==> violet <==
==> flow/design.v (excerpt) <==
module SevenSegmentALU(
    input clk, 
    input reset,
    input onesBtn, 
    input tensBtn, 
    input hundredsBtn, 
    input sign, 
    input enter, 
    output [6:0] seg,
    output [3:0] anode 
);
export LEC_CHECK = 0
export ABC_AREA = 1
export CAP_MARGIN = 10
export CELL_PAD_IN_SITES_GLOBAL_PLACEMENT = 1
export CORE_MARGIN = 2
export CORE_UTILIZATION = 71
export CTS_CLUSTER_DIAMETER = 237
export GPL_TIMING_DRIVEN = 0
export SLEW_MARGIN = 20
export TNS_END_PERCENT = 65
create_clock -name core_clock -period 10.0 [get_ports {clk}]
run.sh (not shown) runs the stock make flow with config.mk's settings and CLKGATE_MAP_FILE=.
==> juniper: changes against violet <==
ABC_AREA = not set   (was 1)
CAP_MARGIN = 20   (was 10)
CELL_PAD_IN_SITES_GLOBAL_PLACEMENT = not set   (was 1)
CORE_UTILIZATION = 19   (was 71)
CTS_CLUSTER_DIAMETER = not set   (was 237)
GPL_TIMING_DRIVEN = not set   (was 0)
TNS_END_PERCENT = not set   (was 65)
==> flow/constraint.sdc (replaced) <==
create_clock -name core_clock -period 11.3 [get_ports {clk}]
set_input_delay 2.2600 -clock core_clock [delete_from_list [all_inputs] [get_ports {clk}]]
set_output_delay 2.2600 -clock core_clock [all_outputs]
set_load 0.01 [all_outputs]
==> lagoon: changes against violet <==
CAP_MARGIN = 20   (was 10)
CELL_PAD_IN_SITES_GLOBAL_PLACEMENT = not set   (was 1)
CORE_UTILIZATION = 40   (was 71)
CTS_CLUSTER_DIAMETER = 373   (was 237)
CTS_CLUSTER_SIZE = 99   (was not set)
GPL_TIMING_DRIVEN = not set   (was 0)
HOLD_SLACK_MARGIN = -0.1   (was not set)
SLEW_MARGIN = 30   (was 20)
TNS_END_PERCENT = 35   (was 65)
==> results.py <==
# Physical implementation metrics
metrics = {
    "status": {
        "status": "did not finish",
        "haltStage": "global placement without I/O (3_1_place_gp_skip_io)",
        "stop_error": "[ERROR GPL-0301] Utilization 112.133 % exceeds 100%.",
    },
    "yosys": {
        "synth_area_um2": 9220,
        "ys_sh_simple_pct": 22.3,
        "avgSynthCellArea_um2": 7.49,
        "syn_nets": 1303,
    },
}
[end of results for violet]
==> results.py <==
# Flow results
metrics = {
    "status": {
        "status": "finished clean",
    },
    "yosys": {
        "avgSynthCellArea_um2": 8.60,
        "syn_nets": 1133,
        "synth_area_um2": 9120,
    },
    "critical_path": {
        "crit_slowest_cell": "a31oi_4",
    },
}
[end of results for juniper]
==> results.py <==
# Flow results
metrics = {
    "status": {
        "status": "finished clean",
    },
    "yosys": {
        "syn_nets": 1303,
        "async_flop_share_pct": 0,
        "avgSynthCellArea_um2": 7.49,
        "ys_sh_simple_pct": 22.3,
        "synth_area_um2": 9220,
    },
    "clock_tree": {
        "ctsResizeCount": 0,
    },
    "routing": {
        "first_iter_violations": 362,
    },
}
[end of results for lagoon]


==> inputs of run E <==
==> flow/design.v <==
`timescale 1ns / 1ps
module bcdSubDigit(
    input  [3:0] a,
    input  [3:0] b,
    input  borrowIn,
    output reg [3:0] result,
    output reg     borrowOut
);
    wire [4:0] tempSubBinary = a - b - (borrowIn ? 1'b1 : 1'b0); 
    always @(*) begin
        if (tempSubBinary[4] == 1) begin
            borrowOut = 1;
            result = tempSubBinary + 10; 
        end else begin
            borrowOut = 0;
            result = tempSubBinary[3:0];
        end
    end
endmodule
`timescale 1ns / 1ps
module buttonSyncPulse(
    input  clk,
    input  resetPulse,
    input  button,
    output buttonPulse
);
    parameter DEBOUNCE_CLKS = 240000;
    reg [$clog2(DEBOUNCE_CLKS)-1:0] debounceCounter; 
    reg debouncedButton; 
    always @(posedge clk) begin
        if (~resetPulse) begin 
            debounceCounter <= 0;
            debouncedButton <= 1; 
        end else begin
            if (button != debouncedButton) begin
                if (debounceCounter == (DEBOUNCE_CLKS - 1)) begin
                    debouncedButton <= button; 
                    debounceCounter <= 0; 
                end else begin
                    debounceCounter <= debounceCounter + 1;
                end
            end else begin
                debounceCounter <= 0;
            end
        end
    end
    reg debouncedButtonSync1;
    reg debouncedButtonSync2; 
    always @(posedge clk) begin
        if (~resetPulse) begin 
            debouncedButtonSync1 <= 1;
            debouncedButtonSync2 <= 1;
        end else begin
            debouncedButtonSync1 <= debouncedButton;       
            debouncedButtonSync2 <= debouncedButtonSync1; 
        end
    end
    reg debouncedButtonSync2Delayed; 
    always @(posedge clk) begin
        if (~resetPulse) begin 
            debouncedButtonSync2Delayed <= 1;
        end else begin
            debouncedButtonSync2Delayed <= debouncedButtonSync2; 
        end
    end
    assign buttonPulse = !debouncedButtonSync2 && debouncedButtonSync2Delayed;
endmodule
`timescale 1ns / 1ps
module systemResetHandler(
    input  clk,
    input  reset,
    output resetPulse
);
    parameter DEBOUNCE_CLKS = 240000;
    reg [$clog2(DEBOUNCE_CLKS)-1:0] debounceCounter;
    reg debouncedReset;
    always @(posedge clk) begin 
        if (reset != debouncedReset) begin
            if (debounceCounter == (DEBOUNCE_CLKS - 1)) begin
                debouncedReset <= reset;
                debounceCounter <= 0;
            end else begin
                debounceCounter <= debounceCounter + 1;
            end
        end else begin
            debounceCounter <= 0;
        end
    end
    assign resetPulse = ~debouncedReset; 
endmodule
`timescale 1ns / 1ps
module SevenSegmentALU(
    input clk, 
    input reset,
    input onesBtn, 
    input tensBtn, 
    input hundredsBtn, 
    input sign, 
    input enter, 
    output [6:0] seg,
    output [3:0] anode 
);
    parameter DEBOUNCE_CLKS = 1000;
    wire resetPulse;
    systemResetHandler #(.DEBOUNCE_CLKS(DEBOUNCE_CLKS)) resetHandlerInstance (
        .clk(clk),
        .reset(reset),
        .resetPulse(resetPulse)
    );
    wire onesBtnPulse;
    buttonSyncPulse #(.DEBOUNCE_CLKS(DEBOUNCE_CLKS)) onesBtnGen (
        .clk(clk),
        .resetPulse(resetPulse), 
        .button(onesBtn),
        .buttonPulse(onesBtnPulse)
    );
    wire tensBtnPulse;
    buttonSyncPulse #(.DEBOUNCE_CLKS(DEBOUNCE_CLKS)) tensBtnGen (
        .clk(clk),
        .resetPulse(resetPulse), 
        .button(tensBtn),
        .buttonPulse(tensBtnPulse)
    );
    wire hundredsBtnPulse;
    buttonSyncPulse #(.DEBOUNCE_CLKS(DEBOUNCE_CLKS)) hundredsBtnGen (
        .clk(clk),
        .resetPulse(resetPulse), 
        .button(hundredsBtn),
        .buttonPulse(hundredsBtnPulse)
    );
    wire signPulse;
    buttonSyncPulse #(.DEBOUNCE_CLKS(DEBOUNCE_CLKS)) signBtnGen (
        .clk(clk),
        .resetPulse(resetPulse), 
        .button(sign),
        .buttonPulse(signPulse)
    );
    wire enterPulse;
    buttonSyncPulse #(.DEBOUNCE_CLKS(DEBOUNCE_CLKS)) enterBtnGen (
        .clk(clk),
        .resetPulse(resetPulse), 
        .button(enter),
        .buttonPulse(enterPulse)
    );
    reg [3:0] bcdOnes;
    reg [3:0] bcdTens;
    reg [3:0] bcdHundreds;
    reg [3:0] bcdThousands;
    wire numberOn; 
    wire finished; 
    reg [15:0] firstNumber;
    reg [15:0] secondNumber;
    reg [15:0] sum;
    reg [16:0] carry;
    reg [2:0] state;
    localparam STATE_INPUT_1        = 3'd0;
    localparam STATE_WAIT_1         = 3'd1;
    localparam STATE_INPUT_2        = 3'd2;
    localparam STATE_WAIT_2         = 3'd3;
    localparam STATE_CALC           = 3'd4;
    localparam STATE_UPDATE_DISPLAY = 3'd5;
    localparam STATE_DONE           = 3'd6;
    assign numberOn = (state == STATE_INPUT_2);
    assign finished = (state == STATE_DONE);
    wire [3:0] firstNumberThousandsVal  = firstNumber[15:12];
    wire [3:0] firstNumberHundredsVal = firstNumber[11:8];
    wire [3:0] firstNumberTensVal     = firstNumber[7:4];
    wire [3:0] firstNumberOnesVal     = firstNumber[3:0];
    wire [3:0] secondNumberThousandsVal = secondNumber[15:12];
    wire [3:0] secondNumberHundredsVal  = secondNumber[11:8];
    wire [3:0] secondNumberTensVal      = secondNumber[7:4];
    wire [3:0] secondNumberOnesVal      = secondNumber[3:0];
    reg [3:0] addResultOnes;
    reg [3:0] addResultTens;
    reg [3:0] addResultHundreds;
    reg carryOneAdd;
    reg carryTenAdd;
    reg carryHundredAdd;
    wire [15:0] sameSignCalculatedSum = {firstNumberThousandsVal, addResultHundreds, addResultTens, addResultOnes};
    always @(*) begin 
        if ((firstNumberOnesVal + secondNumberOnesVal) > 9) begin
            addResultOnes = firstNumberOnesVal + secondNumberOnesVal + 6;
            carryOneAdd = 1;
        end else begin
            addResultOnes = firstNumberOnesVal + secondNumberOnesVal;
            carryOneAdd = 0;
        end
        if ((firstNumberTensVal + secondNumberTensVal + carryOneAdd) > 9) begin
            addResultTens = firstNumberTensVal + secondNumberTensVal + carryOneAdd + 6;
            carryTenAdd = 1;
        end else begin
            addResultTens = firstNumberTensVal + secondNumberTensVal + carryOneAdd;
            carryTenAdd = 0;
        end
        if ((firstNumberHundredsVal + secondNumberHundredsVal + carryTenAdd) > 9) begin
            addResultHundreds = firstNumberHundredsVal + secondNumberHundredsVal + carryTenAdd + 6;
            carryHundredAdd = 1;
        end else begin
            addResultHundreds = firstNumberHundredsVal + secondNumberHundredsVal + carryTenAdd;
            carryHundredAdd = 0;
        end
    end
    wire isFirstMagnitudeGreater = (firstNumber[11:0] > secondNumber[11:0]);
    wire areMagnitudesEqual      = (firstNumber[11:0] == secondNumber[11:0]);
    wire [3:0] largerMagnitudeHundreds  = isFirstMagnitudeGreater ? firstNumberHundredsVal : secondNumberHundredsVal;
    wire [3:0] largerMagnitudeTens      = isFirstMagnitudeGreater ? firstNumberTensVal     : secondNumberTensVal;
    wire [3:0] largerMagnitudeOnes      = isFirstMagnitudeGreater ? firstNumberOnesVal     : secondNumberOnesVal;
    wire [3:0] smallerMagnitudeHundreds = isFirstMagnitudeGreater ? secondNumberHundredsVal : firstNumberHundredsVal;
    wire [3:0] smallerMagnitudeTens     = isFirstMagnitudeGreater ? secondNumberTensVal     : firstNumberTensVal;
    wire [3:0] smallerMagnitudeOnes     = isFirstMagnitudeGreater ? secondNumberOnesVal     : firstNumberOnesVal;
    wire [3:0] resultMagnitudeHundreds, resultMagnitudeTens, resultMagnitudeOnes;
    wire borrowOutOnes, borrowOutTens, borrowOutHundreds;
    bcdSubDigit subOnesInstance (
        .a(largerMagnitudeOnes),
        .b(smallerMagnitudeOnes),
        .borrowIn(1'b0),
        .result(resultMagnitudeOnes),
        .borrowOut(borrowOutOnes)
    );
    bcdSubDigit subTensInstance (
        .a(largerMagnitudeTens),
        .b(smallerMagnitudeTens),
        .borrowIn(borrowOutOnes),
        .result(resultMagnitudeTens),
        .borrowOut(borrowOutTens)
    );
    bcdSubDigit subHundredsInstance (
        .a(largerMagnitudeHundreds),
        .b(smallerMagnitudeHundreds),
        .borrowIn(borrowOutTens),
        .result(resultMagnitudeHundreds),
        .borrowOut(borrowOutHundreds)
    );
    wire [3:0] finalSumSign = areMagnitudesEqual ? 15 : (isFirstMagnitudeGreater ? firstNumberThousandsVal : secondNumberThousandsVal);
    wire [15:0] differentSignCalculatedSum = {finalSumSign, resultMagnitudeHundreds, resultMagnitudeTens, resultMagnitudeOnes};
    always @(posedge clk) begin
        if (~resetPulse) begin
            bcdOnes <= 0;
            bcdTens <= 0;
            bcdHundreds <= 0;
            bcdThousands <= 15;
            firstNumber <= 0;
            secondNumber <= 0;
            sum <= 0;
            carry <= 0;
            state <= STATE_INPUT_1;
        end else begin
            case (state)
                STATE_INPUT_1: begin
                    if (enterPulse) begin
                        firstNumber <= {bcdThousands, bcdHundreds, bcdTens, bcdOnes};
                        state <= STATE_WAIT_1;
                    end else begin
                        if (onesBtnPulse) begin
                            if (bcdOnes == 9) begin
                                bcdOnes <= 0;
                            end else begin
                                bcdOnes <= bcdOnes + 1;
                            end
                        end
                        if (tensBtnPulse) begin
                            if (bcdTens == 9) begin
                                bcdTens <= 0;
                            end else begin
                                bcdTens <= bcdTens + 1;
                            end
                        end
                        if (hundredsBtnPulse) begin
                            if (bcdHundreds == 9) begin
                                bcdHundreds <= 0;
                            end else begin
                                bcdHundreds <= bcdHundreds + 1;
                            end
                        end
                        if (signPulse) begin
                            case(bcdThousands)
                                15: bcdThousands <= 14;
                                14: bcdThousands <= 15;
                                default: bcdThousands <= 15;
                            endcase
                        end
                    end
                end
                STATE_WAIT_1: begin
                    if (~enter) begin
                        bcdOnes <= 0;
                        bcdTens <= 0;
                        bcdHundreds <= 0;
                        bcdThousands <= 15;
                        state <= STATE_INPUT_2;
                    end
                end
                STATE_INPUT_2: begin
                    if (enterPulse) begin
                        secondNumber <= {bcdThousands, bcdHundreds, bcdTens, bcdOnes};
                        state <= STATE_WAIT_2;
                    end else begin
                        if (onesBtnPulse) begin
                            if (bcdOnes == 9) begin
                                bcdOnes <= 0;
                            end else begin
                                bcdOnes <= bcdOnes + 1;
                            end
                        end
                        if (tensBtnPulse) begin
                            if (bcdTens == 9) begin
                                bcdTens <= 0;
                            end else begin
                                bcdTens <= bcdTens + 1;
                            end
                        end
                        if (hundredsBtnPulse) begin
                            if (bcdHundreds == 9) begin
                                bcdHundreds <= 0;
                            end else begin
                                bcdHundreds <= bcdHundreds + 1;
                            end
                        end
                        if (signPulse) begin
                            case(bcdThousands)
                                15: bcdThousands <= 14;
                                14: bcdThousands <= 15;
                                default: bcdThousands <= 15;
                            endcase
                        end
                    end
                end
                STATE_WAIT_2: begin
                    if (~enter) begin
                        state <= STATE_CALC;
                    end
                end
                STATE_CALC: begin
                    if (firstNumberThousandsVal == secondNumberThousandsVal) begin
                        sum <= sameSignCalculatedSum;
                        carry[16] <= carryHundredAdd;
                    end else begin 
                        sum <= differentSignCalculatedSum;
                        carry <= 0;
                    end
                    state <= STATE_UPDATE_DISPLAY;
                end
                STATE_UPDATE_DISPLAY: begin
                    bcdOnes <= sum[3:0];
                    bcdTens <= sum[7:4];
                    bcdHundreds <= sum[11:8];
                    bcdThousands <= sum[15:12];
                    state <= STATE_DONE;
                end
                STATE_DONE: begin
                end
            endcase
        end
    end
    parameter MUX_COUNT_MAX = 3000;
    reg [11:0] muxClkCounter;
    reg muxPulse;
    reg [1:0] digitSelector;
    reg [3:0] currentDisplayBcd;
    reg [3:0] anodeOutputReg;
    assign anode = anodeOutputReg;
    always @(posedge clk) begin
        if (~resetPulse) begin
            muxClkCounter <= 0;
            muxPulse <= 0;
            digitSelector <= 0;
            anodeOutputReg <= 4'b1111;
            currentDisplayBcd <= 0;
        end else begin
            if (muxClkCounter == MUX_COUNT_MAX - 1) begin
                muxClkCounter <= 0;
                muxPulse <= 1;
                digitSelector <= digitSelector + 1;
            end else begin
                muxClkCounter <= muxClkCounter + 1;
                muxPulse <= 0;
            end
            if (muxPulse) begin
                case (digitSelector)
                    2'd0: begin
                        anodeOutputReg <= 4'b1110;
                        currentDisplayBcd <= bcdOnes;
                    end
                    2'd1: begin
                        anodeOutputReg <= 4'b1101;
                        currentDisplayBcd <= bcdTens;
                    end
                    2'd2: begin
                        anodeOutputReg <= 4'b1011;
                        currentDisplayBcd <= bcdHundreds;
                    end
                    2'd3: begin
                        anodeOutputReg <= 4'b0111;
                        currentDisplayBcd <= bcdThousands;
                    end
                endcase
            end
        end
    end
    reg [6:0] segOutReg;
    assign seg = segOutReg;
    always @(*) begin
        case(currentDisplayBcd)
            4'b0000: segOutReg = 7'b0111111;
            4'b0001: segOutReg = 7'b0000110;
            4'b0010: segOutReg = 7'b1011011;
            4'b0011: segOutReg = 7'b1001111;
            4'b0100: segOutReg = 7'b1100110;
            4'b0101: segOutReg = 7'b1101101;
            4'b0110: segOutReg = 7'b1111101;
            4'b0111: segOutReg = 7'b0000111;
            4'b1000: segOutReg = 7'b1111111;
            4'b1001: segOutReg = 7'b1101111;
            4'b1110: segOutReg = 7'b1000000;
            4'b1111: segOutReg = 7'b0000000;
            default: segOutReg = 7'b0000000;
        endcase
    end
endmodule
==> flow/run.sh <==
#!/bin/bash
# the make line also repeats each setting of config.mk as NAME=value (left out here)
make -C /OpenROAD-flow-scripts/flow DESIGN_CONFIG=/design/flow/config.mk WORK_HOME=/design/flow/orfs CLKGATE_MAP_FILE= finish
==> flow/config.mk <==
export PLATFORM = sky130hd
export DESIGN_NAME = SevenSegmentALU
export DESIGN_NICKNAME = SevenSegmentALU
export VERILOG_FILES = /design/flow/design.v
export SDC_FILE = /design/flow/constraint.sdc
export NUM_CORES = 4
export LEC_CHECK = 0
export ABC_AREA = 1
export CAP_MARGIN = 10
export CORE_MARGIN = 2
export CORE_UTILIZATION = 72
export CTS_CLUSTER_DIAMETER = 211
export CTS_CLUSTER_SIZE = 100
export SETUP_SLACK_MARGIN = 0.57
export SLEW_MARGIN = 20
export TNS_END_PERCENT = 10
==> flow/constraint.sdc <==
create_clock -name core_clock -period 6.93 [get_ports {clk}]
set_input_delay 1.3860 -clock core_clock [delete_from_list [all_inputs] [get_ports {clk}]]
set_output_delay 1.3860 -clock core_clock [all_outputs]
set_load 0.01 [all_outputs]
==> inputs of run B, as changes to run E <==
--- a/flow/config.mk
+++ b/flow/config.mk
@@ -6,11 +6,8 @@
 export NUM_CORES = 4
 export LEC_CHECK = 0
 export ABC_AREA = 1
-export CAP_MARGIN = 10
+export CAP_MARGIN = 20
 export CORE_MARGIN = 2
 export CORE_UTILIZATION = 72
-export CTS_CLUSTER_DIAMETER = 211
-export CTS_CLUSTER_SIZE = 100
-export SETUP_SLACK_MARGIN = 0.57
 export SLEW_MARGIN = 20
 export TNS_END_PERCENT = 10
==> flow/constraint.sdc (replaced) <==
create_clock -name core_clock -period 3.59 [get_ports {clk}]
set_input_delay 0.7180 -clock core_clock [delete_from_list [all_inputs] [get_ports {clk}]]
set_output_delay 0.7180 -clock core_clock [all_outputs]
set_load 0.01 [all_outputs]
==> inputs of run X, as changes to run E <==
==> flow/config.mk (replaced) <==
export PLATFORM = sky130hd
export DESIGN_NAME = SevenSegmentALU
export DESIGN_NICKNAME = SevenSegmentALU
export VERILOG_FILES = /design/flow/design.v
export SDC_FILE = /design/flow/constraint.sdc
export NUM_CORES = 4
export LEC_CHECK = 0
export CAP_MARGIN = 20
export CORE_MARGIN = 2
export CORE_UTILIZATION = 40
export SLEW_MARGIN = 20
==> flow/constraint.sdc (replaced) <==
create_clock -name core_clock -period 6.23 [get_ports {clk}]
set_input_delay 1.2460 -clock core_clock [delete_from_list [all_inputs] [get_ports {clk}]]
set_output_delay 1.2460 -clock core_clock [all_outputs]
set_load 0.01 [all_outputs]
==> inputs of run K, as changes to run E <==
==> flow/config.mk (replaced) <==
export PLATFORM = sky130hd
export DESIGN_NAME = SevenSegmentALU
export DESIGN_NICKNAME = SevenSegmentALU
export VERILOG_FILES = /design/flow/design.v
export SDC_FILE = /design/flow/constraint.sdc
export NUM_CORES = 4
export LEC_CHECK = 0
export ABC_AREA = 1
export CAP_MARGIN = 20
export CORE_MARGIN = 2
export CORE_UTILIZATION = 57
export CTS_CLUSTER_SIZE = 100
export SLEW_MARGIN = 20
==> flow/constraint.sdc (replaced) <==
create_clock -name core_clock -period 4.87 [get_ports {clk}]
set_input_delay 0.9740 -clock core_clock [delete_from_list [all_inputs] [get_ports {clk}]]
set_output_delay 0.9740 -clock core_clock [all_outputs]
set_load 0.01 [all_outputs]
==> summary of the runs <==
- Of run B and run X, run B has the higher power (gap about 70%, measured against run X).
- Run X completed without violations. Run B produced a layout that fails on setup timing. Run K completed with no timing, DRC or antenna violations. Run E completed with no timing, DRC or antenna violations.
- The lowest utilization belongs to run X, the highest to run B.
- Critical path depth: run X < run B < run E < run K.
- The lowest global-route usage belongs to run X, the highest to run B.
- Via count: run B > run E > run K > run X.
- Final area, lowest first: run E, run X, run K, run B.
- Worst hold slack: run B > run X > run K > run E.
- The highest clock power belongs to run B, the lowest to run E.
- Synthesized area is the same in run B and run K.
No activity file was given, so power comes from the tool's default toggle rates.
